--- config.mk ---
export PLATFORM = sky130hd
export DESIGN_NAME = path_math
export DESIGN_NICKNAME = path_math
export VERILOG_FILES = /design/flow/design.v
export SDC_FILE = /design/flow/constraint.sdc
export NUM_CORES = 4
export LEC_CHECK = 0
export ABC_AREA = 1
export CAP_MARGIN = 20
export CORE_ASPECT_RATIO = 1.16
export CORE_MARGIN = 2
export CORE_UTILIZATION = 72
export CTS_CLUSTER_SIZE = 15
export PLACE_DENSITY_LB_ADDON = 0.16
export SETUP_SLACK_MARGIN = 1.89
export SLEW_MARGIN = 20
export TNS_END_PERCENT = 15
--- constraint.sdc ---
create_clock -name core_clock -period 6.67 [get_ports {clock}]
set_input_delay 1.3340 -clock core_clock [delete_from_list [all_inputs] [get_ports {clock}]]
set_output_delay 1.3340 -clock core_clock [all_outputs]
set_load 0.01 [all_outputs]
--- design.v ---
`timescale 1ns / 1ps
module abs_diff_7(
    input [7:0] x,
    input [7:0] y,
    output [7:0] absdiff
    );
	 assign absdiff = (x>y) ? x-y : y-x;
endmodule
`timescale 1ns / 1ps
module abs_diff_9(
    input [9:0] x,
    input [9:0] y,
    output [9:0] absdiff
    );
	 assign absdiff = (x>y) ? x-y : y-x;
endmodule
`timescale 1ns / 1ps
module abs_val_8
    (input signed [8:0] v,
     output wire [7:0] absv);
     assign absv = (v[8] == 1) ? ((~v)+1) : v;
endmodule
`timescale 1ns / 1ps
module quadrant(
    input signed [8:0] x,
    input signed [8:0] y,
    output [1:0] q
    );
	 wire [1:0] x_p;
	 wire [1:0] x_n;
	 assign x_p = (y >= 0) ? 0 : 3;
	 assign x_n = (y >= 0) ? 1 : 2;
	 assign q = (x >= 0) ? x_p : x_n;
endmodule
`timescale 1ns / 1ps
module polar_to_cartesian
    (input [11:0] r_theta,  
     output reg signed [8:0] x_value,  
     output reg signed [8:0] y_value);
	parameter POS = 9'sb0_0000_0001;
	parameter NEG = 9'sb1_1111_1111;
   parameter ZERO = 9'sb0_0000_0000;
   wire [31:0] rsin_15deg;  
   wire [31:0] rsin_30deg;  
   wire [31:0] rsin_45deg;  
   wire [31:0] rsin_60deg;  
   wire [31:0] rsin_75deg;  
   assign rsin_15deg = (r_theta[7:0]*66) >> 8;  
   assign rsin_30deg = r_theta[7:0] >> 2;  
   assign rsin_45deg = (r_theta[7:0]*181) >> 8;             
   assign rsin_60deg = (r_theta[7:0]*222) >> 8;  
   assign rsin_75deg = (r_theta[7:0]*247) >> 8;
   always @(*) begin
      case (r_theta[11:8])
         4'h1: begin  
            x_value = POS*rsin_75deg[7:0]; 
            y_value = POS*rsin_15deg[7:0];
         end
         4'h2: begin  
            x_value = POS*rsin_60deg[7:0]; 
            y_value = POS*rsin_30deg[7:0];
         end
         4'h3: begin  
            x_value = POS*rsin_45deg[7:0]; 
            y_value = POS*rsin_45deg[7:0];
         end
         4'h4: begin  
            x_value = POS*rsin_30deg[7:0]; 
            y_value = POS*rsin_60deg[7:0];
         end
         4'h5: begin  
            x_value = POS*rsin_15deg[7:0]; 
            y_value = POS*rsin_75deg[7:0];
         end
         4'h6: begin  
            x_value = POS*ZERO; 
            y_value = POS*r_theta[7:0];
         end
         4'h7: begin  
            x_value = NEG*rsin_15deg[7:0]; 
            y_value = POS*rsin_75deg[7:0];
         end
         4'h8: begin  
            x_value = NEG*rsin_30deg[7:0]; 
            y_value = POS*rsin_60deg[7:0];
         end
         4'h9: begin  
            x_value = NEG*rsin_45deg[7:0]; 
            y_value = POS*rsin_45deg[7:0];
         end
         4'hA: begin  
            x_value = NEG*rsin_60deg[7:0]; 
            y_value = POS*rsin_30deg[7:0];
         end
         4'hB: begin  
            x_value = NEG*rsin_75deg[7:0]; 
            y_value = POS*rsin_15deg[7:0];
         end
         4'hC: begin  
            x_value = NEG*r_theta[7:0]; 
            y_value = ZERO;
         end
         default: begin  
            x_value = POS*r_theta[7:0]; 
            y_value = ZERO;
         end
      endcase
   end
endmodule
`timescale 1ns / 1ps
module calc_abs7rtan_00_75_15
    (input [7:0] r,
     output wire [7:0] abs7rtan_15,
     output wire [7:0] abs7rtan_30,
     output wire [7:0] abs7rtan_45,
     output wire [9:0] abs7rtan_60,
     output wire [9:0] abs7rtan_75);
		wire signed [31:0] rtan_15deg;  
		wire signed [31:0] rtan_30deg;  
		wire signed [31:0] rtan_60deg;  
		wire signed [31:0] rtan_75deg;  
		assign rtan_15deg = (r*16'sh0225) >>> 11;
		assign rtan_30deg = (r*16'sh024f) >>> 10;
		assign rtan_60deg = (r*16'sh0DDB) >>> 11;
		assign rtan_75deg = (r*16'sh1DDB) >>> 11;
		assign abs7rtan_15 = rtan_15deg[7:0];
		assign abs7rtan_30 = rtan_30deg[7:0];
		assign abs7rtan_45 = r;
		assign abs7rtan_60 = rtan_60deg[9:0];
		assign abs7rtan_75 = rtan_75deg[9:0];
endmodule
`timescale 1ns / 1ps
module find_min_5_vals_cascading(
    input [7:0] input1,
    input [7:0] input2,
    input [7:0] input3,
    input [7:0] input4,
    input [7:0] input5,
    output [2:0] output_index
    );
	wire comp1_2;
	wire comp2_3;
	wire comp3_4;
	wire comp4_5;
	assign comp1_2 = input1 >= input2;
	assign comp2_3 = input2 >= input3;
	assign comp3_4 = input3 >= input4;
	assign comp4_5 = input4 >= input5;
	wire is1;
	wire is5;
	wire is2;
	wire is4;
	assign is1 = ((!comp1_2) & (!comp2_3) & (!comp3_4) & (!comp4_5));
	assign is5 = (comp1_2 & comp2_3 & comp3_4 & comp4_5);
	assign is2 = ((!is1) & (!is5) & (!comp2_3) & (!comp3_4));
	assign is4 = ((!is1) & (!is5) & (comp2_3) & (comp3_4));
	assign output_index = is1 ? 3'h1 : (is5 ? 3'h5 : (is2 ? 3'h2 : (is4 ? 3'h4 : 3'h3)));
endmodule
`timescale 1ns / 1ps
module calc_r_y_theta(
   input [7:0] y,
   input [7:0] x,  
   input [3:0] theta,
   output reg [7:0] r);
   wire [31:0] r_15deg;  
   wire [31:0] r_30deg;  
   wire [31:0] r_45deg;  
   wire [31:0] r_60deg;  
   wire [31:0] r_75deg;  
   assign r_15deg = (y*989) >> 10;
   assign r_30deg = y >> 9;
   assign r_45deg = (y*362) >> 10;
   assign r_60deg = (y*296) >> 10;
   assign r_75deg = (y*265) >> 10;
   always @(*) begin
      case(theta)
         1: r = r_15deg[7:0];
         2: r = r_30deg[7:0];
         3: r = r_45deg[7:0];
         4: r = r_60deg[7:0];
         5: r = r_75deg[7:0];
         6: r = y;  
         default: r = x;  
      endcase
   end
endmodule
`timescale 1ns / 1ps
module orientation_math
    (input [11:0] r_theta_original,  
     input [11:0] r_theta_final,  
     input clock,
     input enable,
     input reset,
     output reg done,
     output reg [4:0] orientation);
	parameter DEG360 = 5'h18;
	parameter DEG180 = 5'h0C;
	parameter ERROR_FACTOR = 4;
	reg [3:0] state;
	parameter IDLE 			 	= 4'h0;
	parameter SHORTCUT_TEST		= 4'h1;
	parameter SHORTCUT_TEST_2	= 4'h2;
	parameter PTC					= 4'h3;
	parameter DELTAS				= 4'h4;
	parameter ABS_DELTA_QUAD 	= 4'h5;
	parameter DX_TAN				= 4'h6;
	parameter ABS_DIFF			= 4'h7;
	parameter BASE_ANGLE_CALC	= 4'h8;
	parameter CALC_ORIENTATION	= 4'h9;
	parameter REPORT			 	= 4'hF;
	reg [4:0] original_base_angle;
	reg [4:0] shortcut_quadrant_adjust;
	reg signed [8:0] x_original;
	reg signed [8:0] y_original;
	reg signed [8:0] x_final;
	reg signed [8:0] y_final;
	wire signed [8:0] x_original_t;
	wire signed [8:0] y_original_t;
	wire signed [8:0] x_final_t;
	wire signed [8:0] y_final_t;
	polar_to_cartesian ptc_original (.r_theta(r_theta_original),.x_value(x_original_t),.y_value(y_original_t));
	polar_to_cartesian ptc_final (.r_theta(r_theta_final),.x_value(x_final_t),.y_value(y_final_t));
	reg signed [8:0] delta_y;
	reg signed [8:0] delta_x;
	wire [7:0] abs_delta_x_t;
	wire [7:0] abs_delta_y_t;
	reg [7:0] abs_delta_x;
	reg [7:0] abs_delta_y;
	reg [1:0] quadrant;
	wire [1:0] quadrant_t;
	abs_val_8 absx (.v(delta_x),.absv(abs_delta_x_t));
	abs_val_8 absy (.v(delta_y),.absv(abs_delta_y_t));
	quadrant q1 (.x(delta_x),.y(delta_y),.q(quadrant_t));
	reg [7:0] abs_dx_tan15;
	reg [7:0] abs_dx_tan30;
	reg [7:0] abs_dx_tan45;
	reg [9:0] abs_dx_tan60;
	reg [9:0] abs_dx_tan75;
	wire [7:0] abs_dx_tan15_t;
	wire [7:0] abs_dx_tan30_t;
	wire [7:0] abs_dx_tan45_t;
	wire [9:0] abs_dx_tan60_t;
	wire [9:0] abs_dx_tan75_t;
	calc_abs7rtan_00_75_15 abstan(.r(abs_delta_x),.abs7rtan_15(abs_dx_tan15_t),
											 .abs7rtan_30(abs_dx_tan30_t),.abs7rtan_45(abs_dx_tan45_t),
											 .abs7rtan_60(abs_dx_tan60_t),.abs7rtan_75(abs_dx_tan75_t));
	reg [7:0] diff_15;
	reg [7:0] diff_30;
	reg [7:0] diff_45;
	reg [7:0] diff_60;
	reg [7:0] diff_75;
	wire [7:0] diff_15_t;
	wire [7:0] diff_30_t;
	wire [7:0] diff_45_t;
	wire [9:0] diff_60_t;
	wire [9:0] diff_75_t;
	abs_diff_7 abdiff15 (.y(abs_delta_y),.x(abs_dx_tan15),.absdiff(diff_15_t));
	abs_diff_7 abdiff30 (.y(abs_delta_y),.x(abs_dx_tan30),.absdiff(diff_30_t));
	abs_diff_7 abdiff45 (.y(abs_delta_y),.x(abs_dx_tan45),.absdiff(diff_45_t));
	abs_diff_9 abdiff60 (.y({2'b00,abs_delta_y}),.x(abs_dx_tan60),.absdiff(diff_60_t));
	abs_diff_9 abdiff75 (.y({2'b00,abs_delta_y}),.x(abs_dx_tan75),.absdiff(diff_75_t));
	reg [2:0] base_angle;
	wire [2:0] base_angle_t;
	find_min_5_vals_cascading min5( 	.input1(diff_15),.input2(diff_30),
												.input3(diff_45),.input4(diff_60),
												.input5(diff_75),.output_index(base_angle_t));
   always @(posedge clock) begin
      if (reset) begin
         state <= IDLE;
         done <= 0;
			orientation <= 5'h00;
      end
      else begin
         case(state)
				SHORTCUT_TEST: begin
					if (r_theta_original[11:8] == r_theta_final[11:8]) begin
						original_base_angle <= {1'b0,r_theta_original[11:8]};
						shortcut_quadrant_adjust <= (r_theta_final[7:0] >= r_theta_original[7:0]) ? 0 : 12;
						state <= SHORTCUT_TEST_2;
					end
					else begin
						state <= PTC;
					end
				end
				SHORTCUT_TEST_2: begin
					orientation <= original_base_angle + shortcut_quadrant_adjust;
					state <= REPORT;
				end
				PTC: begin
					x_original <= x_original_t;
					y_original <= y_original_t;
					x_final <= x_final_t;
					y_final <= y_final_t;
					state <= DELTAS;
				end
				DELTAS: begin
					delta_x <= x_final - x_original;
					delta_y <= y_final - y_original;
					state <= ABS_DELTA_QUAD;
				end
				ABS_DELTA_QUAD: begin
					abs_delta_x <= abs_delta_x_t;
					abs_delta_y <= abs_delta_y_t;
					quadrant <= quadrant_t;
					state <= DX_TAN;
				end
				DX_TAN: begin
					if (abs_delta_y <= ERROR_FACTOR) begin
						orientation <= 0 + (delta_x < 0 ? 12 : 0);
						state <= REPORT;
					end
					else if (abs_delta_x <= ERROR_FACTOR) begin
						orientation <= 6 + (delta_y < 0 ? 12 : 0);
						state <= REPORT;
					end
					else begin
						abs_dx_tan15 <= abs_dx_tan15_t;
						abs_dx_tan30 <= abs_dx_tan30_t;
						abs_dx_tan45 <= abs_dx_tan45_t;
						abs_dx_tan60 <= abs_dx_tan60_t;
						abs_dx_tan75 <= abs_dx_tan75_t;
						state <= ABS_DIFF;
					end
				end
				ABS_DIFF: begin
					diff_15 <= diff_15_t;
					diff_30 <= diff_30_t;
					diff_45 <= diff_45_t;
					diff_60 <= diff_60_t > 8'hFF ? 8'hFE : diff_60_t[7:0];  
					diff_75 <= diff_75_t > 8'hFF ? 8'hFF : diff_75_t[7:0];
					state <= BASE_ANGLE_CALC;
   			end
				BASE_ANGLE_CALC: begin
					base_angle <= base_angle_t;
					state <= CALC_ORIENTATION;
				end
				CALC_ORIENTATION: begin
					case(quadrant)
						1: orientation <= (DEG180 - base_angle);  
						2: orientation <= (DEG180 + base_angle);  
						3: orientation <= (DEG360 - base_angle);  
						default: orientation <= base_angle;  
					endcase
					state <= REPORT;
				end
				REPORT: begin
					done <= 1;
					state <= IDLE;
					if (orientation >= DEG360) begin
						orientation <= orientation - DEG360;
					end
				end
				default: begin
					if (enable) begin
						state <= SHORTCUT_TEST;
						done <= 0;
					end
				end
			endcase
		end
	end
endmodule
`timescale 1ns / 1ps
module path_math
    (input [11:0] location,  
     input [11:0] target,  
     input [4:0] current_orientation,  
     input clock,
     input enable,
     input reset,
     output reg done,
	  output reg [4:0] needed_orientation,  
     output reg [11:0] move_command);  
	parameter DEG360 = 5'h18;
	parameter DEG180 = 5'h0C;
	reg [3:0] state;
	parameter IDLE 			 			= 4'h0;
	parameter NEEDED_ORIENTATION_1	= 4'h1;
	parameter ONE_CYCLE_DELAY_1		= 4'h2;
	parameter NEEDED_ORIENTATION_2	= 4'h3;
	parameter ONE_CYCLE_DELAY_2		= 4'h4;
	parameter PTC_AND_ANGLE 			= 4'h5;
	parameter DELTAS						= 4'h6;
	parameter ABS_DELTA_QUAD 			= 4'h7;
   parameter ORIENT_BASE_ANGLE		= 4'h8;
	parameter ABS_DY_DIV_SIN			= 4'h9;
	parameter REPORT			 			= 4'hF;
	reg orientation_helper_enable;
   wire [4:0] orientation_t;
	wire orientation_done;
   orientation_math om (.r_theta_original(location),.r_theta_final(target),.orientation(orientation_t),
                        .enable(orientation_helper_enable),.done(orientation_done),.reset(reset),.clock(clock));
   reg [4:0] angle;
	reg signed [8:0] x_location;
	reg signed [8:0] y_location;
	reg signed [8:0] x_target;
	reg signed [8:0] y_target;
	wire signed [8:0] x_location_t;
	wire signed [8:0] y_location_t;
	wire signed [8:0] x_target_t;
	wire signed [8:0] y_target_t;
	polar_to_cartesian ptc_original (.r_theta(location),.x_value(x_location_t),.y_value(y_location_t));
	polar_to_cartesian ptc_final (.r_theta(target),.x_value(x_target_t),.y_value(y_target_t));
	reg signed [8:0] delta_y;
	reg signed [8:0] delta_x;
	wire [7:0] abs_delta_x_t;
	wire [7:0] abs_delta_y_t;
	reg [7:0] abs_delta_x;
	reg [7:0] abs_delta_y;
	reg [1:0] quadrant;
	wire [1:0] quadrant_t;
	abs_val_8 absx (.v(delta_x),.absv(abs_delta_x_t));
	abs_val_8 absy (.v(delta_y),.absv(abs_delta_y_t));
	quadrant q1 (.x(delta_x),.y(delta_y),.q(quadrant_t));
	reg [2:0] base_angle;
	reg [6:0] distance;
   wire [7:0] distance_t;
	calc_r_y_theta calcr (.y(abs_delta_y),.x(abs_delta_x),.theta(base_angle),.r(distance_t));
	always @(posedge clock) begin
      if (reset) begin
         state <= IDLE;
         done <= 0;
			angle <= 0;
         x_location <= 0;
         y_location <= 0;
         x_target <= 0;
         y_target <= 0;
         delta_x <= 0;
         delta_y <= 0;
         abs_delta_x <= 0;
         abs_delta_y <= 0;
         quadrant <= 0;
         base_angle <= 0;
         distance <= 0;
         move_command <= 0;
			orientation_helper_enable <= 0;
			needed_orientation <= 0;
      end
      else begin
         case(state)
				NEEDED_ORIENTATION_1: begin
					orientation_helper_enable <= 1;
					state <= ONE_CYCLE_DELAY_1;
				end
				ONE_CYCLE_DELAY_1: state <= NEEDED_ORIENTATION_2;
				NEEDED_ORIENTATION_2: begin
					orientation_helper_enable <= 0;
					if (orientation_done) begin
						needed_orientation <= orientation_t;
						state <= ONE_CYCLE_DELAY_2;
					end
				end
				ONE_CYCLE_DELAY_2: state <= PTC_AND_ANGLE;
				PTC_AND_ANGLE: begin
               angle <= needed_orientation - current_orientation + ((current_orientation > needed_orientation) ? DEG360 : 0);
					x_location <= x_location_t;
					y_location <= y_location_t;
					x_target <= x_target_t;
					y_target <= y_target_t;
					state <= DELTAS;
				end
				DELTAS: begin
					delta_x <= x_target - x_location;
					delta_y <= y_target - y_location;
					state <= ABS_DELTA_QUAD;
				end
				ABS_DELTA_QUAD: begin
					abs_delta_x <= abs_delta_x_t;
					abs_delta_y <= abs_delta_y_t;
					quadrant <= quadrant_t;
					state <= ORIENT_BASE_ANGLE;
				end
				ORIENT_BASE_ANGLE: begin
               case (quadrant)
                  1: base_angle <= (DEG180 - needed_orientation);
                  2: base_angle <= (needed_orientation - DEG180);
                  3: base_angle <= (DEG360 - needed_orientation);
                  default: base_angle <= needed_orientation[3:0];
               endcase
               state <= ABS_DY_DIV_SIN;
				end
				ABS_DY_DIV_SIN: begin
					distance <= distance_t[6:0];
					state <= REPORT;
				end
				REPORT: begin
					done <= 1;
					state <= IDLE;
					move_command <= {angle,distance};
				end
				default: begin
					if (enable) begin
						state <= NEEDED_ORIENTATION_1;
						done <= 0;
						orientation_helper_enable <= 0;
						needed_orientation <= 0;
					end
				end
			endcase
		end
	end
endmodule
--- run.sh ---
#!/bin/bash
# the make line also repeats each setting of config.mk as NAME=value (left out here)
make -C /OpenROAD-flow-scripts/flow DESIGN_CONFIG=/design/flow/config.mk WORK_HOME=/design/flow/orfs CLKGATE_MAP_FILE= finish
==> results of run 1 <==
## layer usage
| metal | overflow | GRT usage (%) |
|---|---|---|
| met5 | 1 | 30.1 |
| met3 | 1 | 50.8 |
| met4 | 29 | 65.6 |
| met2 | 58 | 89.4 |
| met1 | 4 | 69.0 |
## metrics by stage
stage	setup TNS (ns)
2_1_floorplan	-20.43
3_3_place_gp	-49.17
3_5_place_dp	-55.88
4_1_cts	-20.41
## what timing repair did
action,4_1_cts
setup buffers,167
resized,369
endpoints found under the setup margin,81
pin swaps,211
==> flow report, run 1 <==
DIE
--------------------------------------------------------------------------------
Initial core utilization                                                   72.4%
Die Size                                                              62600 um^2
Width of the die                                                          233 um
Ports                                                                         50
Placeable Area                                                        60200 um^2
Cell Rows                                                                     97
Die Y-Extent                                                              269 um

GRT
--------------------------------------------------------------------------------
Total grt overflow                                                            93
GR Util All Layers                                                         69.3%

SYNTHESIS
--------------------------------------------------------------------------------
Number of warnings reported in the yosys synthesis log                         5
Proportion of netlist area held by the largest area contributor            22.5%
Xor/xnor share                                                             3.77%
Dominant Register Cell                                              sky130_fd_sc_hd__edfxtp_1
Cell with the most instances after synthesis                        sky130_fd_sc_hd__inv_1
Total nets after synthesis                                                  6794
Synthesized netlist cell count                                              5616
Total cell area reported by yosys after synthesis                     43600 um^2
Post-Synthesis Cell Area                                              43600 um^2
Synth Area in Adders                                                       39.1%
Number of enable-type register cells in the synthesized netlist              157
Netlist cell types                                                            70
Synthesized-area fraction occupied by and/or/nand/nor cells                17.9%
Sequential element share of the synthesized area                           17.0%
Leading post-synthesis cells by cell area                           sky130_fd_sc_hd__ha_1 (22%), sky130_fd_sc_hd__fa_1 (17%), sky130_fd_sc_hd__inv_1 (11%)
Total of flip-flops plus latches after synthesis                             291
Mean instance size in the synthesized netlist                          7.77 um^2
Number of cell instances after yosys synthesis                              5616
Synth top cells by count                                            sky130_fd_sc_hd__inv_1 (1323), sky130_fd_sc_hd__nand2_1 (955), sky130_fd_sc_hd__ha_1 (783), sky130_fd_sc_hd__fa_1 (363), sky130_fd_sc_hd__a21oi_1 (345)
Share of async-settable or async-resettable flops after synthesis             0%
Mux frac, synth                                                          0.0689%
Synth logic family                                                   adder cells
Leading area contributor after synthesis                            sky130_fd_sc_hd__ha_1
Post-synthesis compound-gate area fraction                                 10.1%

PLACE
--------------------------------------------------------------------------------
Quantity of I/O buffers inserted on ports                                     49
Inst Count DP                                                               6932
Worst Setup Slack post-DPL                                              -2.30 ns
Cell Area, Placed                                                     49100 um^2
Final HPWL from detailed placement                                     109000 um
Global placer's final weighted congestion                                   1.08

CLOCK NETWORK
--------------------------------------------------------------------------------
Sinks on the clock net                                                       291
Inserted Clock Buffers                                                        26
Quantity of hold-fixing buffers added after cts                                0
Number of buffers on the longest clock path                                    3
Root Buffer Master                                                  sky130_fd_sc_hd__clkbuf_16
CTS H-tree depth                                                               1

RUN STATUS
--------------------------------------------------------------------------------
First reported error                                                [ERROR GRT-0232] Routing congestion too high. Check the congestion heatmap in the GUI.
Result of the run                                                   stopped before the end
Last step reached                                                   global routing

==> run 2, diff against run 1 <==
- ABC_AREA: 1 -> unset
- CORE_ASPECT_RATIO: 1.16 -> unset
- CORE_UTILIZATION: 72 -> 66
- CTS_CLUSTER_SIZE: 15 -> unset
- PLACE_DENSITY_LB_ADDON: 0.16 -> unset
- SETUP_SLACK_MARGIN: 1.89 -> unset
- TNS_END_PERCENT: 15 -> unset
- clock period: 6.67 -> 8.87 ns (I/O delays scaled with it)
==> run 2 against run 1 <==
  * Now fails the layout checks on negative setup slack
  * Area after synthesis down 6.4%
  * Synthesized cell count down 22%
  * Die size up 2.0%
==> flow report, run 2 <==
RUN STATUS
--------------------------------------------------------------------------------------------------
Result of the run                                                                     failed layout checks   was stopped before the end
Layout check fault list                                                               negative setup slack

WORST SETUP PATH
--------------------------------------------------------------------------------------------------
Element type at the critical path start                                               primary input
Critical path required time                                                                9.20 ns
Slowest library cell on the worst path                                                sky130_fd_sc_hd__fa_1
Worst flop-to-flop path endpoint                                                      om.abs_dx_tan60[8]$_DFFE_PP_
Beginning of the critical path                                                         location[5]
Crit path max fanout                                                                             5
Most numerous cell on the critical path                                               sky130_fd_sc_hd__fa_1
Sum of buffers and inverters on the critical path                                                8
Beginning of the worst register-to-register path                                      om.abs_delta_x[7]$_DFFE_PP_
Count of cells along the worst register-to-register path                                        17
Delay of the slowest critical-path stage                                                   0.56 ns
Timing endpoint of the critical path                                                  om.x_original[7]$_DFFE_PP_
WS Path Type                                                                                in2reg
Worst R2R Setup Slack                                                                      3.37 ns
Instance count on the critical path                                                             33
Crit path max-delay family                                                             adder cells
Crit end category                                                                        flip-flop
Signal arrival time at the worst endpoint                                                  9.27 ns

JOB
--------------------------------------------------------------------------------------------------
Tool warnings                                                                                  100
Maximum Capacitance Violations                                                                   0

FINAL TIMING
--------------------------------------------------------------------------------------------------
Final clock period utilization by the worst path                                              101%
Final hold violation count                                                                       0
Top achievable clock speed                                                                 112 MHz
Final Worst Setup Slack                                                                 -0.0639 ns
Worst-case clock skew                                                                    0.0139 ns
Unrepaired setup endpoints after global routing                                               true
Relative slew margins                                                                        32.6%
Worst hold slack across all endpoints                                                     0.461 ns
Final Critical Period                                                                      8.93 ns
Setup tns final                                                                         -0.0639 ns
Max-slew violation count                                                                         0
Setup-violating endpoint count in the final report                                               1
Transition at the pin with the smallest max-transition slack                               1.01 ns

SYNTHESIS
--------------------------------------------------------------------------------------------------
Synth Area in Adders                                                                         41.8%   was 39.1%
Dominant Register Cell                                                                sky130_fd_sc_hd__edfxtp_1   unchanged
Proportion of netlist area held by the largest area contributor                              24.0%   was 22.5%
Total cell area reported by yosys after synthesis                                       40800 um^2   was 43600 um^2
Total of flip-flops plus latches after synthesis                                               291   unchanged
Sequential element share of the synthesized area                                             18.1%   was 17.0%
Synthesized netlist cell count                                                                4378   was 5616
Number of cell instances after yosys synthesis                                                4378   was 5616
Cell with the most instances after synthesis                                          sky130_fd_sc_hd__inv_1   unchanged
Post-synthesis compound-gate area fraction                                                   13.2%   was 10.1%
Netlist cell types                                                                              90   was 70
Xor/xnor share                                                                               6.76%   was 3.77%
Share of async-settable or async-resettable flops after synthesis                               0%   unchanged
Leading post-synthesis cells by cell area                                             sky130_fd_sc_hd__ha_1 (24%), sky130_fd_sc_hd__fa_1 (18%), sky130_fd_sc_hd__edfxtp_1 (12%)   was sky130_fd_sc_hd__ha_1 (22%), sky130_fd_sc_hd__fa_1 (17%), sky130_fd_sc_hd__inv_1 (11%)
Mean instance size in the synthesized netlist                                            9.32 um^2   was 7.77 um^2
Number of warnings reported in the yosys synthesis log                                           5   unchanged
Mux frac, synth                                                                              1.98%   was 0.0689%
Number of enable-type register cells in the synthesized netlist                                157   unchanged
Synth top cells by count                                                              sky130_fd_sc_hd__inv_1 (887), sky130_fd_sc_hd__ha_1 (783), sky130_fd_sc_hd__fa_1 (363), sky130_fd_sc_hd__nor2_1 (253), sky130_fd_sc_hd__xnor2_1 (214)   was sky130_fd_sc_hd__inv_1 (1323), sky130_fd_sc_hd__nand2_1 (955), sky130_fd_sc_hd__ha_1 (783), sky130_fd_sc_hd__fa_1 (363), sky130_fd_sc_hd__a21oi_1 (345)
Post-Synthesis Cell Area                                                                40800 um^2   was 43600 um^2
Synthesized-area fraction occupied by and/or/nand/nor cells                                  9.19%   was 17.9%
Total nets after synthesis                                                                    5556   was 6794
Leading area contributor after synthesis                                              sky130_fd_sc_hd__ha_1   unchanged
Synth logic family                                                                     adder cells   unchanged

DETAILED ROUTING
--------------------------------------------------------------------------------------------------
Routed wire length                                                                       105000 um
Violation count after the first detailed-route iteration                                      2267
Average wire length per cell after detail routing                                          18.6 um
Post-route DRC violation count                                                                   0
Total via count in the routed design                                                         32100
Detailed-router iteration count before antenna repair                                            6
Remaining antenna violation count after routing                                                  0
Diodes inserted                                                                                  0
Via-per-instance ratio                                                                        5.71

CELLS AND AREA
--------------------------------------------------------------------------------------------------
Signed area change from the synthesized netlist to the final layout                          16.9%
Count of fill cells added during filler insertion                                             4212
Final net count                                                                               5993
Area taken by flip-flops and latches                                                     7400 um^2
Logic area                                                                              31100 um^2

CLOCK NETWORK
--------------------------------------------------------------------------------------------------
Quantity of hold-fixing buffers added after cts                                                  0   unchanged
Root Buffer Master                                                                    sky130_fd_sc_hd__clkbuf_16   unchanged
Inserted Clock Buffers                                                                          29   was 26
Sinks on the clock net                                                                         291   unchanged
CTS H-tree depth                                                                                 1   unchanged
Clock tree from TritonCTS                                                                    built
Clock latency on the worst-skew pair                                                       0.58 ns
Number of buffers on the longest clock path                                                      3   unchanged
Clock transition time at the flip-flop clock pins of the worst setup and hold paths        0.07 ns

DIE
--------------------------------------------------------------------------------------------------
Placeable Area                                                                          61400 um^2   was 60200 um^2
Cell Rows                                                                                       91   was 97
Ports                                                                                           50   unchanged
Die Size                                                                                63800 um^2   was 62600 um^2
Initial core utilization                                                                     66.5%   was 72.4%
Die Y-Extent                                                                                253 um   was 269 um
Width of the die                                                                            253 um   was 233 um

GRT
--------------------------------------------------------------------------------------------------
GR Util All Layers                                                                           32.5%
Maximum number of pins on one net before global-route repair                                    53
Initial antenna violation count                                                                  3
Vias in the first global route                                                               32500
Wire length of the first global-routing pass                                             166000 um
Total grt overflow                                                                               0

WORST HOLD PATH
--------------------------------------------------------------------------------------------------
Start point of the worst min-delay path                                               state[2]$_DFF_P_
Endpoint, Worst Hold                                                                  state[7]$_DFF_P_
Type of the tightest min-delay check                                                       reg2reg
Number of cells on the worst hold path                                                           1

PLACE
--------------------------------------------------------------------------------------------------
Final HPWL from detailed placement                                                        84300 um   was 109000 um
Quantity of I/O buffers inserted on ports                                                       49   unchanged
Global placer's final weighted congestion                                                    0.992   was 1.08

[run 2: repair_timing]
item | 4_1_cts | 5_1_grt
pin swaps | 113 | 143
cloned | 0 | 0
setup buffers | 38 | 26
endpoints found under the setup margin | 18 | 19
gates resized | 130 | 167
[run 2: routing by layer]
metal	track usage, %	wire, um	part of all wire [%]
met4	9.64	3680	3.5
met2	55.8	49600	47
met5	0	0	0
met1	43.8	45900	44
met3	2.98	5360	5.1
[run 2: stage by stage]
step,std cells,utilization (%),setup WS [ns],area (um^2)
global route,5628,77.7,-0.326,47700
global placement,5513,73.4,-1.10,45000
finish,5628,77.7,-0.0639,47700
detailed placement,5513,73.4,-1.19,45000
floorplan,4378,-,-0.122,41000
CTS,5605,76.4,-0.0925,46900
[run 2: cell type report]
class / count / share of cell area [%]
multi-input combinational: 3116 / 65.2
sequential: 291 / 15.5
timing repair buffer: 489 / 8.17
inverter: 888 / 7.01
tap: 790 / 2.07
clock buffer: 35 / 1.70
clock inverter: 19 / 0.375
==> run 3, diff against run 2 <==
- ABC_AREA: unset -> 1
- CELL_PAD_IN_SITES_DETAIL_PLACEMENT: unset -> 2
- CORE_UTILIZATION: 66 -> 28
- CTS_CLUSTER_DIAMETER: unset -> 163
- GPL_TIMING_DRIVEN: unset -> 1
- PLACE_DENSITY_LB_ADDON: unset -> 0.1
- SETUP_SLACK_MARGIN: unset -> 0.49
- SLEW_MARGIN: 20 -> 10
- clock period: 8.87 -> 7.77 ns (I/O delays scaled with it)
==> run 3 against run 2 <==
  * Still fails the layout checks on negative setup slack
  * Global-route usage is 12 points lower
  * Flip-flop count unchanged
  * Count of clock-buffer cells in the layout rose by 14
  * Utilization fell by 42 points
  * Clock skew grew 0.0049 ns
  * Worst hold slack worse by 0.014 ns
  * Die size up 150%
  * Highest routed layer is now met5
  * Critical path depth is 13 higher
==> flow report, run 3 <==
RUN STATUS
--------------------------------------------------------------------------------------------------
Result of the run                                                                     failed layout checks   unchanged
Layout check fault list                                                               negative setup slack   unchanged

SYNTHESIS
--------------------------------------------------------------------------------------------------
Dominant Register Cell                                                                sky130_fd_sc_hd__edfxtp_1   unchanged
Leading post-synthesis cells by cell area                                             sky130_fd_sc_hd__ha_1 (22%), sky130_fd_sc_hd__fa_1 (17%), sky130_fd_sc_hd__inv_1 (11%)   was sky130_fd_sc_hd__ha_1 (24%), sky130_fd_sc_hd__fa_1 (18%), sky130_fd_sc_hd__edfxtp_1 (12%)
Total cell area reported by yosys after synthesis                                       43600 um^2   was 40800 um^2
Cell with the most instances after synthesis                                          sky130_fd_sc_hd__inv_1   unchanged
Sequential element share of the synthesized area                                             17.0%   was 18.1%
Synth Area in Adders                                                                         39.1%   was 41.8%
Post-synthesis compound-gate area fraction                                                   10.1%   was 13.2%
Proportion of netlist area held by the largest area contributor                              22.5%   was 24.0%
Netlist cell types                                                                              70   was 90
Synthesized netlist cell count                                                                5616   was 4378
Xor/xnor share                                                                               3.77%   was 6.76%
Mux frac, synth                                                                            0.0689%   was 1.98%
Number of cell instances after yosys synthesis                                                5616   was 4378
Total of flip-flops plus latches after synthesis                                               291   unchanged
Total nets after synthesis                                                                    6794   was 5556
Share of async-settable or async-resettable flops after synthesis                               0%   unchanged
Synth top cells by count                                                              sky130_fd_sc_hd__inv_1 (1323), sky130_fd_sc_hd__nand2_1 (955), sky130_fd_sc_hd__ha_1 (783), sky130_fd_sc_hd__fa_1 (363), sky130_fd_sc_hd__a21oi_1 (345)   was sky130_fd_sc_hd__inv_1 (887), sky130_fd_sc_hd__ha_1 (783), sky130_fd_sc_hd__fa_1 (363), sky130_fd_sc_hd__nor2_1 (253), sky130_fd_sc_hd__xnor2_1 (214)
Number of warnings reported in the yosys synthesis log                                           5   unchanged
Synthesized-area fraction occupied by and/or/nand/nor cells                                  17.9%   was 9.19%
Synth logic family                                                                     adder cells   unchanged
Leading area contributor after synthesis                                              sky130_fd_sc_hd__ha_1   unchanged
Number of enable-type register cells in the synthesized netlist                                157   unchanged
Mean instance size in the synthesized netlist                                            7.77 um^2   was 9.32 um^2
Post-Synthesis Cell Area                                                                43600 um^2   was 40800 um^2

FINAL TIMING
--------------------------------------------------------------------------------------------------
Top achievable clock speed                                                                 123 MHz
Final Critical Period                                                                      8.16 ns
Final hold violation count                                                                       0   unchanged
Unrepaired setup endpoints after global routing                                               true   unchanged
Worst-case clock skew                                                                    0.0188 ns   was 0.0139 ns
Setup tns final                                                                           -4.47 ns   was -0.0639 ns
Worst hold slack across all endpoints                                                     0.447 ns   was 0.461 ns
Final Worst Setup Slack                                                                  -0.387 ns   was -0.0639 ns
Setup-violating endpoint count in the final report                                              22   was 1
Max-slew violation count                                                                         0   unchanged
Final clock period utilization by the worst path                                              105%   was 101%
Transition at the pin with the smallest max-transition slack                              0.926 ns   was 1.01 ns
Relative slew margins                                                                        37.7%   was 32.6%

CLOCK NETWORK
--------------------------------------------------------------------------------------------------
Sinks on the clock net                                                                         291   unchanged
CTS H-tree depth                                                                                 2   was 1
Number of buffers on the longest clock path                                                      3   unchanged
Clock tree from TritonCTS                                                                    built   unchanged
Quantity of hold-fixing buffers added after cts                                                  0   unchanged
Clock transition time at the flip-flop clock pins of the worst setup and hold paths        0.06 ns   was 0.07 ns
Clock latency on the worst-skew pair                                                       0.55 ns   was 0.58 ns
Inserted Clock Buffers                                                                          36   was 29
Root Buffer Master                                                                    sky130_fd_sc_hd__clkbuf_16   unchanged

PLACE
--------------------------------------------------------------------------------------------------
Quantity of I/O buffers inserted on ports                                                       49   unchanged
Inst Count DP                                                                                 8210   was 5513
Cell Area, Placed                                                                       51100 um^2   was 45000 um^2
Worst Setup Slack post-DPL                                                                -1.76 ns   was -1.19 ns
Final HPWL from detailed placement                                                       137000 um   was 84300 um
Global placer's final weighted congestion                                                    0.899   was 0.992

WORST SETUP PATH
--------------------------------------------------------------------------------------------------
Sum of buffers and inverters on the critical path                                               32   was 8
Crit path max-delay family                                                            buffers and inverters   was adder cells
Worst flop-to-flop path endpoint                                                      om.abs_dx_tan60[8]$_DFFE_PP_   unchanged
Delay of the slowest critical-path stage                                                   0.52 ns   was 0.56 ns
Instance count on the critical path                                                             46   was 33
Crit end category                                                                        flip-flop   unchanged
Count of cells along the worst register-to-register path                                        18   was 17
Slowest library cell on the worst path                                                sky130_fd_sc_hd__fa_1   unchanged
Worst R2R Setup Slack                                                                      2.84 ns   was 3.37 ns
WS Path Type                                                                                in2reg   unchanged
Beginning of the worst register-to-register path                                      om.abs_delta_x[7]$_DFFE_PP_   unchanged
Critical path required time                                                                8.21 ns   was 9.20 ns
Signal arrival time at the worst endpoint                                                  8.60 ns   was 9.27 ns
Element type at the critical path start                                               primary input   unchanged
Most numerous cell on the critical path                                               sky130_fd_sc_hd__buf_4   was sky130_fd_sc_hd__fa_1
Beginning of the critical path                                                         location[6]   was location[5]
Crit path max fanout                                                                             4   was 5
Timing endpoint of the critical path                                                  x_location[7]$_SDFFE_PP0P_   was om.x_original[7]$_DFFE_PP_

GRT
--------------------------------------------------------------------------------------------------
GR Util All Layers                                                                           20.5%   was 32.5%
Total grt overflow                                                                               0   unchanged
Vias in the first global route                                                               45300   was 32500
Maximum number of pins on one net before global-route repair                                    70   was 53
Initial antenna violation count                                                                  3   unchanged
Wire length of the first global-routing pass                                             257000 um   was 166000 um

DIE
--------------------------------------------------------------------------------------------------
Placeable Area                                                                         154000 um^2   was 61400 um^2
Width of the die                                                                            399 um   was 253 um
Initial core utilization                                                                     28.2%   was 66.5%
Ports                                                                                           50   unchanged
Die Size                                                                               159000 um^2   was 63800 um^2
Die Y-Extent                                                                                399 um   was 253 um
Cell Rows                                                                                      144   was 91

DETAILED ROUTING
--------------------------------------------------------------------------------------------------
Routed wire length                                                                       165000 um   was 105000 um
Total via count in the routed design                                                         40100   was 32100
Remaining antenna violation count after routing                                                  0   unchanged
Post-route DRC violation count                                                                   0   unchanged
Average wire length per cell after detail routing                                          19.6 um   was 18.6 um
Detailed-router iteration count before antenna repair                                            7   was 6
Violation count after the first detailed-route iteration                                      1260   was 2267
Via-per-instance ratio                                                                        4.78   was 5.71
Diodes inserted                                                                                  0   unchanged

WORST HOLD PATH
--------------------------------------------------------------------------------------------------
Type of the tightest min-delay check                                                       reg2reg   unchanged
Number of cells on the worst hold path                                                           2   was 1
Endpoint, Worst Hold                                                                  state[5]$_DFF_P_   was state[7]$_DFF_P_
Start point of the worst min-delay path                                               state[0]$_DFF_P_   was state[2]$_DFF_P_

CELLS AND AREA
--------------------------------------------------------------------------------------------------
Final Instance Count excl. Fillers                                                            8395   was 5628
Signed area change from the synthesized netlist to the final layout                          27.1%   was 16.9%
Core Util, Final                                                                             35.9%   was 77.7%
Final net count                                                                               7504   was 5993
Post-route cell area                                                                    55400 um^2   was 47700 um^2

JOB
--------------------------------------------------------------------------------------------------
Tool warnings                                                                                   98   was 100
Maximum Capacitance Violations                                                                   0   unchanged

## run 3: cell type report
cell class | count | area [um^2]
Clock buffer | 49 | 1030
Inverter | 1331 | 5030
Multi-Input combinational cell | 3935 | 33500
Tap cell | 2044 | 2560
Timing Repair Buffer | 731 | 5870
Sequential cell | 291 | 7400
Fill cell | 17600 | 99000
Clock inverter | 14 | 73.8
## run 3: per-layer routing
| layer | track usage [%] | vias to the layer above | wire length (um) |
|---|---|---|---|
| li1 | - | 19400 | - |
| met1 | 26.5 | 20200 | 75000 |
| met2 | 37.7 | 390 | 83300 |
| met3 | 1.11 | 159 | 2580 |
| met4 | 3.89 | 2 | 3740 |
| met5 | 0 | - | 13 |
## run 3: what timing repair did
| action | 4_1_cts | 5_1_grt |
|---|---|---|
| endpoints found under the hold margin | 0 | 0 |
| pin swaps | 206 | 162 |
| setup buffers | 100 | 20 |
| gates resized | 377 | 242 |
| endpoints found under the setup margin | 26 | 26 |
==> run 4, diff against run 3 <==
- ABC_AREA: 1 -> unset
- CAP_MARGIN: 20 -> 15
- CELL_PAD_IN_SITES_DETAIL_PLACEMENT: 2 -> unset
- CORE_ASPECT_RATIO: unset -> 0.9
- CORE_UTILIZATION: 28 -> 72
- CTS_CLUSTER_DIAMETER: 163 -> unset
- CTS_CLUSTER_SIZE: unset -> 23
- GPL_TIMING_DRIVEN: 1 -> unset
- PLACE_DENSITY_LB_ADDON: 0.1 -> unset
- SETUP_SLACK_MARGIN: 0.49 -> -0.74
- SLEW_MARGIN: 10 -> 40
- clock period: 7.77 -> 7.48 ns (I/O delays scaled with it)
==> run 4 against run 3 <==
  * Still fails the layout checks on negative setup slack
  * Synthesized cell count shrank 22%
  * Die size fell by 63%
  * Worst setup slack lost 0.73 ns
  * Sequential share of layout area rose by 2.1 points
  * Global-route usage is 17 points higher
  * First-iteration DRC count rose to 2.6 times the previous value
  * Register-to-register slack worse by 0.93 ns
  * Area after synthesis is 6.4% lower
  * Flip-flop count is the same
  * Design area shrank 14%
  * Largest cell class unchanged
==> flow report, run 4 <==
GRT
--------------------------------------------------------------------------------------------------
Total grt overflow                                                                               0   unchanged
Maximum number of pins on one net before global-route repair                                    69   was 70
Vias in the first global route                                                               34500   was 45300
Wire length of the first global-routing pass                                             176000 um   was 257000 um
Initial antenna violation count                                                                  2   was 3
GR Util All Layers                                                                           37.8%   was 20.5%

DIE
--------------------------------------------------------------------------------------------------
Placeable Area                                                                          55800 um^2   was 154000 um^2
Ports                                                                                           50   unchanged
Initial core utilization                                                                     73.1%   was 28.2%
Width of the die                                                                            255 um   was 399 um
Die Size                                                                                58600 um^2   was 159000 um^2
Cell Rows                                                                                       82   was 144
Die Y-Extent                                                                                230 um   was 399 um

SYNTHESIS
--------------------------------------------------------------------------------------------------
Cell with the most instances after synthesis                                          sky130_fd_sc_hd__inv_1   unchanged
Proportion of netlist area held by the largest area contributor                              24.0%   was 22.5%
Synthesized netlist cell count                                                                4378   was 5616
Synth Area in Adders                                                                         41.8%   was 39.1%
Synth logic family                                                                     adder cells   unchanged
Number of warnings reported in the yosys synthesis log                                           5   unchanged
Synth top cells by count                                                              sky130_fd_sc_hd__inv_1 (887), sky130_fd_sc_hd__ha_1 (783), sky130_fd_sc_hd__fa_1 (363), sky130_fd_sc_hd__nor2_1 (253), sky130_fd_sc_hd__xnor2_1 (214)   was sky130_fd_sc_hd__inv_1 (1323), sky130_fd_sc_hd__nand2_1 (955), sky130_fd_sc_hd__ha_1 (783), sky130_fd_sc_hd__fa_1 (363), sky130_fd_sc_hd__a21oi_1 (345)
Xor/xnor share                                                                               6.76%   was 3.77%
Post-synthesis compound-gate area fraction                                                   13.2%   was 10.1%
Post-Synthesis Cell Area                                                                40800 um^2   was 43600 um^2
Sequential element share of the synthesized area                                             18.1%   was 17.0%
Netlist cell types                                                                              90   was 70
Leading area contributor after synthesis                                              sky130_fd_sc_hd__ha_1   unchanged
Leading post-synthesis cells by cell area                                             sky130_fd_sc_hd__ha_1 (24%), sky130_fd_sc_hd__fa_1 (18%), sky130_fd_sc_hd__edfxtp_1 (12%)   was sky130_fd_sc_hd__ha_1 (22%), sky130_fd_sc_hd__fa_1 (17%), sky130_fd_sc_hd__inv_1 (11%)
Number of cell instances after yosys synthesis                                                4378   was 5616
Total cell area reported by yosys after synthesis                                       40800 um^2   was 43600 um^2
Total nets after synthesis                                                                    5556   was 6794
Total of flip-flops plus latches after synthesis                                               291   unchanged
Mux frac, synth                                                                              1.98%   was 0.0689%
Synthesized-area fraction occupied by and/or/nand/nor cells                                  9.19%   was 17.9%
Number of enable-type register cells in the synthesized netlist                                157   unchanged
Share of async-settable or async-resettable flops after synthesis                               0%   unchanged
Mean instance size in the synthesized netlist                                            9.32 um^2   was 7.77 um^2
Dominant Register Cell                                                                sky130_fd_sc_hd__edfxtp_1   unchanged

WORST SETUP PATH
--------------------------------------------------------------------------------------------------
Crit path max fanout                                                                             5   was 4
Most numerous cell on the critical path                                               sky130_fd_sc_hd__fa_1   was sky130_fd_sc_hd__buf_4
Element type at the critical path start                                               primary input   unchanged
WS Path Type                                                                                in2reg   unchanged
Worst R2R Setup Slack                                                                      1.91 ns   was 2.84 ns
Instance count on the critical path                                                             32   was 46
Crit path max-delay family                                                             adder cells   was buffers and inverters
Beginning of the worst register-to-register path                                      om.abs_delta_x[6]$_DFFE_PP_   was om.abs_delta_x[7]$_DFFE_PP_
Signal arrival time at the worst endpoint                                                  8.91 ns   was 8.60 ns
Sum of buffers and inverters on the critical path                                                7   was 32
Critical path required time                                                                7.79 ns   was 8.21 ns
Delay of the slowest critical-path stage                                                   0.53 ns   was 0.52 ns
Count of cells along the worst register-to-register path                                        17   was 18
Slowest library cell on the worst path                                                sky130_fd_sc_hd__fa_1   unchanged
Worst flop-to-flop path endpoint                                                      om.abs_dx_tan60[8]$_DFFE_PP_   unchanged
Crit end category                                                                        flip-flop   unchanged
Timing endpoint of the critical path                                                  om.x_original[7]$_DFFE_PP_   was x_location[7]$_SDFFE_PP0P_
Beginning of the critical path                                                         location[5]   was location[6]

DETAILED ROUTING
--------------------------------------------------------------------------------------------------
Total via count in the routed design                                                         34000   was 40100
Average wire length per cell after detail routing                                          20.5 um   was 19.6 um
Routed wire length                                                                       115000 um   was 165000 um
Via-per-instance ratio                                                                        6.05   was 4.78
Violation count after the first detailed-route iteration                                      3328   was 1260
Remaining antenna violation count after routing                                                  0   unchanged
Diodes inserted                                                                                  0   unchanged
Detailed-router iteration count before antenna repair                                            8   was 7
Post-route DRC violation count                                                                   0   unchanged

JOB
--------------------------------------------------------------------------------------------------
Maximum Capacitance Violations                                                                   0   unchanged
Tool warnings                                                                                  100   was 98

PLACE
--------------------------------------------------------------------------------------------------
Global placer's final weighted congestion                                                     1.09   was 0.899
Quantity of I/O buffers inserted on ports                                                       49   unchanged
Worst Setup Slack post-DPL                                                                -2.26 ns   was -1.76 ns
Final HPWL from detailed placement                                                        88700 um   was 137000 um

WORST HOLD PATH
--------------------------------------------------------------------------------------------------
Type of the tightest min-delay check                                                       reg2reg   unchanged
Endpoint, Worst Hold                                                                  state[0]$_DFF_P_   was state[5]$_DFF_P_
Number of cells on the worst hold path                                                           2   unchanged
Start point of the worst min-delay path                                               state[0]$_DFF_P_   unchanged

CELLS AND AREA
--------------------------------------------------------------------------------------------------
Signed area change from the synthesized netlist to the final layout                          17.1%   was 27.1%
Count of fill cells added during filler insertion                                             3074   was 17600
Core Util, Final                                                                             85.6%   was 35.9%
Final net count                                                                               6009   was 7504
Logic area                                                                              31200 um^2   was 33500 um^2
Area taken by flip-flops and latches                                                     7400 um^2   about the same

FINAL TIMING
--------------------------------------------------------------------------------------------------
Setup tns final                                                                          -15.90 ns   was -4.47 ns
Worst-case clock skew                                                                    0.0192 ns   was 0.0188 ns
Final clock period utilization by the worst path                                              115%   was 105%
Final Critical Period                                                                      8.60 ns
Unrepaired setup endpoints after global routing                                               true   unchanged
Final hold violation count                                                                       0   unchanged
Relative slew margins                                                                        30.7%   was 37.7%
Transition at the pin with the smallest max-transition slack                               1.03 ns   was 0.926 ns
Setup-violating endpoint count in the final report                                              24   was 22
Top achievable clock speed                                                                 116 MHz
Final Worst Setup Slack                                                                   -1.12 ns   was -0.387 ns
Max-slew violation count                                                                         0   unchanged

CLOCK NETWORK
--------------------------------------------------------------------------------------------------
Clock tree from TritonCTS                                                                    built   unchanged
Number of buffers on the longest clock path                                                      3   unchanged
Root Buffer Master                                                                    sky130_fd_sc_hd__clkbuf_16   unchanged
Clock latency on the worst-skew pair                                                       0.57 ns   was 0.55 ns
CTS H-tree depth                                                                                 1   was 2
Inserted Clock Buffers                                                                          29   was 36
Clock transition time at the flip-flop clock pins of the worst setup and hold paths        0.06 ns   about the same
Sinks on the clock net                                                                         291   unchanged

RUN STATUS
--------------------------------------------------------------------------------------------------
Layout check fault list                                                               negative setup slack   unchanged
Result of the run                                                                     failed layout checks   unchanged

==> run 4: stage by stage <==
stage | hold WS, ns | std cells | instance area [um^2]
6_report | 0.461 | 5609 | 47800
4_1_cts | 0.459 | 5599 | 47100
5_1_grt | 0.480 | 5609 | 47800
3_5_place_dp | 0.445 | 5542 | 45700
3_3_place_gp | 0.439 | 5539 | 45600
2_1_floorplan | 0.426 | 4378 | 41200
==> run 4: cell type report <==
type / count / area share [%]
Sequential cell: 291 / 15.5
Tap cell: 756 / 1.98
Clock inverter: 18 / 0.322
Clock buffer: 35 / 1.59
Timing Repair Buffer: 505 / 8.38
Inverter: 888 / 7.00
Multi-Input combinational cell: 3116 / 65.2
==> run 4: repair_timing <==
action	in CTS	in global routing
buffers inserted	26	29
hold buffers	0	0
pin swaps	94	129
setup endpoints to repair	20	19
resized	182	137
hold endpoints to repair	0	0
==> run 4: per-layer routing <==
| layer | vias up | routed length (um) | part of all wire, % | global-route usage, % |
|---|---|---|---|---|
| met5 | - | 8 | 0.0070 | 0 |
| met4 | 2 | 5130 | 4.5 | 13.1 |
| met3 | 415 | 9490 | 8.3 | 5.26 |
| met2 | 1617 | 54600 | 47 | 64.1 |
| met1 | 16300 | 45800 | 40 | 49.7 |
| li1 | 15600 | - | - | - |
==> run 5, diff against run 4 <==
- ABC_AREA: unset -> 1
- CAP_MARGIN: 15 -> 20
- CORE_ASPECT_RATIO: 0.9 -> unset
- CTS_CLUSTER_DIAMETER: unset -> 208
- CTS_CLUSTER_SIZE: 23 -> unset
- MAX_ROUTING_LAYER: unset -> met4
- PLACE_DENSITY_LB_ADDON: unset -> 0.04
- SETUP_SLACK_MARGIN: -0.74 -> unset
- SLEW_MARGIN: 40 -> 20
- clock period: 7.48 -> 7.36 ns (I/O delays scaled with it)
==> run 5 against run 4 <==
  * Synthesized cell count grew 28%
  * The flow now stops in global routing
  * Area after synthesis rose by 6.9%
  * Die size up 6.7%
==> flow report, run 5 <==
SYNTHESIS
--------------------------------------------------------------------------------
Mean instance size in the synthesized netlist                          7.77 um^2   was 9.32 um^2
Share of async-settable or async-resettable flops after synthesis             0%   unchanged
Dominant Register Cell                                              sky130_fd_sc_hd__edfxtp_1   unchanged
Synthesized-area fraction occupied by and/or/nand/nor cells                17.9%   was 9.19%
Post-synthesis compound-gate area fraction                                 10.1%   was 13.2%
Leading post-synthesis cells by cell area                           sky130_fd_sc_hd__ha_1 (22%), sky130_fd_sc_hd__fa_1 (17%), sky130_fd_sc_hd__inv_1 (11%)   was sky130_fd_sc_hd__ha_1 (24%), sky130_fd_sc_hd__fa_1 (18%), sky130_fd_sc_hd__edfxtp_1 (12%)
Synthesized netlist cell count                                              5616   was 4378
Total nets after synthesis                                                  6794   was 5556
Number of enable-type register cells in the synthesized netlist              157   unchanged
Number of cell instances after yosys synthesis                              5616   was 4378
Total cell area reported by yosys after synthesis                     43600 um^2   was 40800 um^2
Sequential element share of the synthesized area                           17.0%   was 18.1%
Synth top cells by count                                            sky130_fd_sc_hd__inv_1 (1323), sky130_fd_sc_hd__nand2_1 (955), sky130_fd_sc_hd__ha_1 (783), sky130_fd_sc_hd__fa_1 (363), sky130_fd_sc_hd__a21oi_1 (345)   was sky130_fd_sc_hd__inv_1 (887), sky130_fd_sc_hd__ha_1 (783), sky130_fd_sc_hd__fa_1 (363), sky130_fd_sc_hd__nor2_1 (253), sky130_fd_sc_hd__xnor2_1 (214)
Mux frac, synth                                                          0.0689%   was 1.98%
Synth logic family                                                   adder cells   unchanged
Number of warnings reported in the yosys synthesis log                         5   unchanged
Netlist cell types                                                            70   was 90
Leading area contributor after synthesis                            sky130_fd_sc_hd__ha_1   unchanged
Post-Synthesis Cell Area                                              43600 um^2   was 40800 um^2
Proportion of netlist area held by the largest area contributor            22.5%   was 24.0%
Cell with the most instances after synthesis                        sky130_fd_sc_hd__inv_1   unchanged
Synth Area in Adders                                                       39.1%   was 41.8%
Total of flip-flops plus latches after synthesis                             291   unchanged
Xor/xnor share                                                             3.77%   was 6.76%

DIE
--------------------------------------------------------------------------------
Cell Rows                                                                     90   was 82
Ports                                                                         50   unchanged
Die Size                                                              62600 um^2   was 58600 um^2
Initial core utilization                                                   72.5%   was 73.1%
Placeable Area                                                        60100 um^2   was 55800 um^2
Die Y-Extent                                                              250 um   was 230 um
Width of the die                                                          250 um   was 255 um

CLOCK NETWORK
--------------------------------------------------------------------------------
Root Buffer Master                                                  sky130_fd_sc_hd__clkbuf_16   unchanged
CTS H-tree depth                                                               1   unchanged
Sinks on the clock net                                                       291   unchanged
Number of buffers on the longest clock path                                    3   unchanged
Inserted Clock Buffers                                                        26   was 29

PLACE
--------------------------------------------------------------------------------
Global placer's final weighted congestion                                   1.09   about the same
Quantity of I/O buffers inserted on ports                                     49   unchanged
Worst Setup Slack post-DPL                                              -1.75 ns   was -2.26 ns
Final HPWL from detailed placement                                     107000 um   was 88700 um

RUN STATUS
--------------------------------------------------------------------------------
Result of the run                                                   stopped before the end   was failed layout checks
Last step reached                                                   global routing

-- run 5: through the flow --
step	cell area [um^2]	hold slack [ns]	util, %	cells
after global placement	49100	0.408	81.7	6890
after detailed placement	49100	0.429	81.7	6890
after CTS	51600	0.451	85.7	7033
after floorplan	44100	0.403	-	5616
-- run 5: repair_timing --
action,in CTS
buffers inserted,95
resized,293
cloned,0
endpoints found under the setup margin,24
hold buffers,0
pin swaps,174
==> run 6, diff against run 5 <==
- ABC_AREA: 1 -> unset
- CAP_MARGIN: 20 -> 15
- CTS_CLUSTER_DIAMETER: 208 -> unset
- MAX_ROUTING_LAYER: met4 -> unset
- PLACE_DENSITY_LB_ADDON: 0.04 -> unset
- SETUP_SLACK_MARGIN: unset -> -0.73
- SLEW_MARGIN: 20 -> 40
- clock period: 7.36 -> 7.68 ns (I/O delays scaled with it)
==> run 6 against run 5 <==
  * The layout now fails its checks (negative setup slack)
  * Area after synthesis is 6.4% lower
  * Die size is 6.3% lower
  * Synthesized cell count is 22% lower
==> flow report, run 6 <==
RUN STATUS
--------------------------------------------------------------------------------------------------
Result of the run                                                                     failed layout checks   was stopped before the end
Layout check fault list                                                               negative setup slack

WORST SETUP PATH
--------------------------------------------------------------------------------------------------
Worst flop-to-flop path endpoint                                                      om.abs_dx_tan60[8]$_DFFE_PP_
Crit end category                                                                        flip-flop
Crit path max fanout                                                                             6
Sum of buffers and inverters on the critical path                                                7
Count of cells along the worst register-to-register path                                        17
Beginning of the critical path                                                         location[3]
WS Path Type                                                                                in2reg
Element type at the critical path start                                               primary input
Worst R2R Setup Slack                                                                      2.13 ns
Critical path required time                                                                8.01 ns
Slowest library cell on the worst path                                                sky130_fd_sc_hd__fa_1
Beginning of the worst register-to-register path                                      om.abs_delta_x[7]$_DFFE_PP_
Delay of the slowest critical-path stage                                                   0.59 ns
Signal arrival time at the worst endpoint                                                  9.03 ns
Most numerous cell on the critical path                                               sky130_fd_sc_hd__fa_1
Timing endpoint of the critical path                                                  om.x_original[7]$_DFFE_PP_
Instance count on the critical path                                                             29
Crit path max-delay family                                                             adder cells

FINAL TIMING
--------------------------------------------------------------------------------------------------
Final Worst Setup Slack                                                                   -1.02 ns
Transition at the pin with the smallest max-transition slack                              0.875 ns
Final clock period utilization by the worst path                                              113%
Unrepaired setup endpoints after global routing                                               true
Worst-case clock skew                                                                    0.0144 ns
Setup-violating endpoint count in the final report                                              24
Final hold violation count                                                                       0
Worst hold slack across all endpoints                                                     0.459 ns
Setup tns final                                                                          -13.59 ns
Max-slew violation count                                                                         0
Top achievable clock speed                                                                 115 MHz
Final Critical Period                                                                      8.70 ns
Relative slew margins                                                                        41.2%

GRT
--------------------------------------------------------------------------------------------------
Initial antenna violation count                                                                  1
Maximum number of pins on one net before global-route repair                                    57
Total grt overflow                                                                               0
GR Util All Layers                                                                           36.8%
Vias in the first global route                                                               34800
Wire length of the first global-routing pass                                             174000 um

CELLS AND AREA
--------------------------------------------------------------------------------------------------
Logic area                                                                              31100 um^2
Count of fill cells added during filler insertion                                             3035
Area taken by flip-flops and latches                                                     7400 um^2
Core Util, Final                                                                             85.3%
Final net count                                                                               6016
Signed area change from the synthesized netlist to the final layout                          17.5%
Post-route cell area                                                                    47900 um^2

SYNTHESIS
--------------------------------------------------------------------------------------------------
Cell with the most instances after synthesis                                          sky130_fd_sc_hd__inv_1   unchanged
Synthesized-area fraction occupied by and/or/nand/nor cells                                  9.19%   was 17.9%
Leading post-synthesis cells by cell area                                             sky130_fd_sc_hd__ha_1 (24%), sky130_fd_sc_hd__fa_1 (18%), sky130_fd_sc_hd__edfxtp_1 (12%)   was sky130_fd_sc_hd__ha_1 (22%), sky130_fd_sc_hd__fa_1 (17%), sky130_fd_sc_hd__inv_1 (11%)
Total cell area reported by yosys after synthesis                                       40800 um^2   was 43600 um^2
Xor/xnor share                                                                               6.76%   was 3.77%
Total nets after synthesis                                                                    5556   was 6794
Number of enable-type register cells in the synthesized netlist                                157   unchanged
Netlist cell types                                                                              90   was 70
Synth Area in Adders                                                                         41.8%   was 39.1%
Post-synthesis compound-gate area fraction                                                   13.2%   was 10.1%
Synth logic family                                                                     adder cells   unchanged
Sequential element share of the synthesized area                                             18.1%   was 17.0%
Proportion of netlist area held by the largest area contributor                              24.0%   was 22.5%
Mux frac, synth                                                                              1.98%   was 0.0689%
Post-Synthesis Cell Area                                                                40800 um^2   was 43600 um^2
Mean instance size in the synthesized netlist                                            9.32 um^2   was 7.77 um^2
Synthesized netlist cell count                                                                4378   was 5616
Synth top cells by count                                                              sky130_fd_sc_hd__inv_1 (887), sky130_fd_sc_hd__ha_1 (783), sky130_fd_sc_hd__fa_1 (363), sky130_fd_sc_hd__nor2_1 (253), sky130_fd_sc_hd__xnor2_1 (214)   was sky130_fd_sc_hd__inv_1 (1323), sky130_fd_sc_hd__nand2_1 (955), sky130_fd_sc_hd__ha_1 (783), sky130_fd_sc_hd__fa_1 (363), sky130_fd_sc_hd__a21oi_1 (345)
Leading area contributor after synthesis                                              sky130_fd_sc_hd__ha_1   unchanged
Number of cell instances after yosys synthesis                                                4378   was 5616
Total of flip-flops plus latches after synthesis                                               291   unchanged
Share of async-settable or async-resettable flops after synthesis                               0%   unchanged
Dominant Register Cell                                                                sky130_fd_sc_hd__edfxtp_1   unchanged
Number of warnings reported in the yosys synthesis log                                           5   unchanged

CLOCK NETWORK
--------------------------------------------------------------------------------------------------
Inserted Clock Buffers                                                                          29   was 26
Number of buffers on the longest clock path                                                      3   unchanged
Clock tree from TritonCTS                                                                    built
Clock transition time at the flip-flop clock pins of the worst setup and hold paths        0.07 ns
Root Buffer Master                                                                    sky130_fd_sc_hd__clkbuf_16   unchanged
CTS H-tree depth                                                                                 1   unchanged
Clock latency on the worst-skew pair                                                       0.57 ns
Sinks on the clock net                                                                         291   unchanged
Quantity of hold-fixing buffers added after cts                                                  0   unchanged

DETAILED ROUTING
--------------------------------------------------------------------------------------------------
Routed wire length                                                                       113000 um
Average wire length per cell after detail routing                                          20.2 um
Remaining antenna violation count after routing                                                  0
Diodes inserted                                                                                  0
Via-per-instance ratio                                                                        6.01
Post-route DRC violation count                                                                   0
Detailed-router iteration count before antenna repair                                            6
Total via count in the routed design                                                         33800
Violation count after the first detailed-route iteration                                      2800

DIE
--------------------------------------------------------------------------------------------------
Die Y-Extent                                                                                242 um   was 250 um
Initial core utilization                                                                     72.7%   was 72.5%
Die Size                                                                                58600 um^2   was 62600 um^2
Ports                                                                                           50   unchanged
Width of the die                                                                            242 um   was 250 um
Cell Rows                                                                                       87   was 90
Placeable Area                                                                          56200 um^2   was 60100 um^2

WORST HOLD PATH
--------------------------------------------------------------------------------------------------
Number of cells on the worst hold path                                                           2
Type of the tightest min-delay check                                                       reg2reg
Start point of the worst min-delay path                                               state[0]$_DFF_P_
Endpoint, Worst Hold                                                                  state[0]$_DFF_P_

PLACE
--------------------------------------------------------------------------------------------------
Final HPWL from detailed placement                                                        87800 um   was 107000 um
Quantity of I/O buffers inserted on ports                                                       49   unchanged
Cell Area, Placed                                                                       45700 um^2   was 49100 um^2
Global placer's final weighted congestion                                                     1.03   was 1.09

JOB
--------------------------------------------------------------------------------------------------
Maximum Capacitance Violations                                                                   0
Tool warnings                                                                                  100

==> run 6: cell type report <==
class | count | share of cell area (%)
Inverter | 888 | 6.97
Clock buffer | 41 | 1.82
Sequential cell | 291 | 15.4
Clock inverter | 13 | 0.425
Tap cell | 756 | 1.97
Multi-Input combinational cell | 3116 | 64.9
Timing Repair Buffer | 512 | 8.43
==> run 6: metrics by stage <==
step	instances	worst slack, ns
after CTS	5605	-0.868
after floorplan	4378	-1.05
after global routing	5617	-1.15
after detailed placement	5554	-2.11
final	5617	-1.02
after global placement	5551	-1.91
==> run 6: layer usage <==
metal	global-route usage [%]	part of all wire [%]	vias to the layer above
met1	46.4	40	16300
met3	4.17	6.5	408
met2	63.5	48	1426
li1	-	-	15600
met5	0	0	-
met4	16.9	5.4	0
==> run 6: timing repair <==
action                                  4_1_cts  5_1_grt
resized                                     156      138
cloned                                        0        0
endpoints found under the hold margin         0        0
pin swaps                                    66      125
endpoints found under the setup margin       20       19
buffers inserted                             12       27
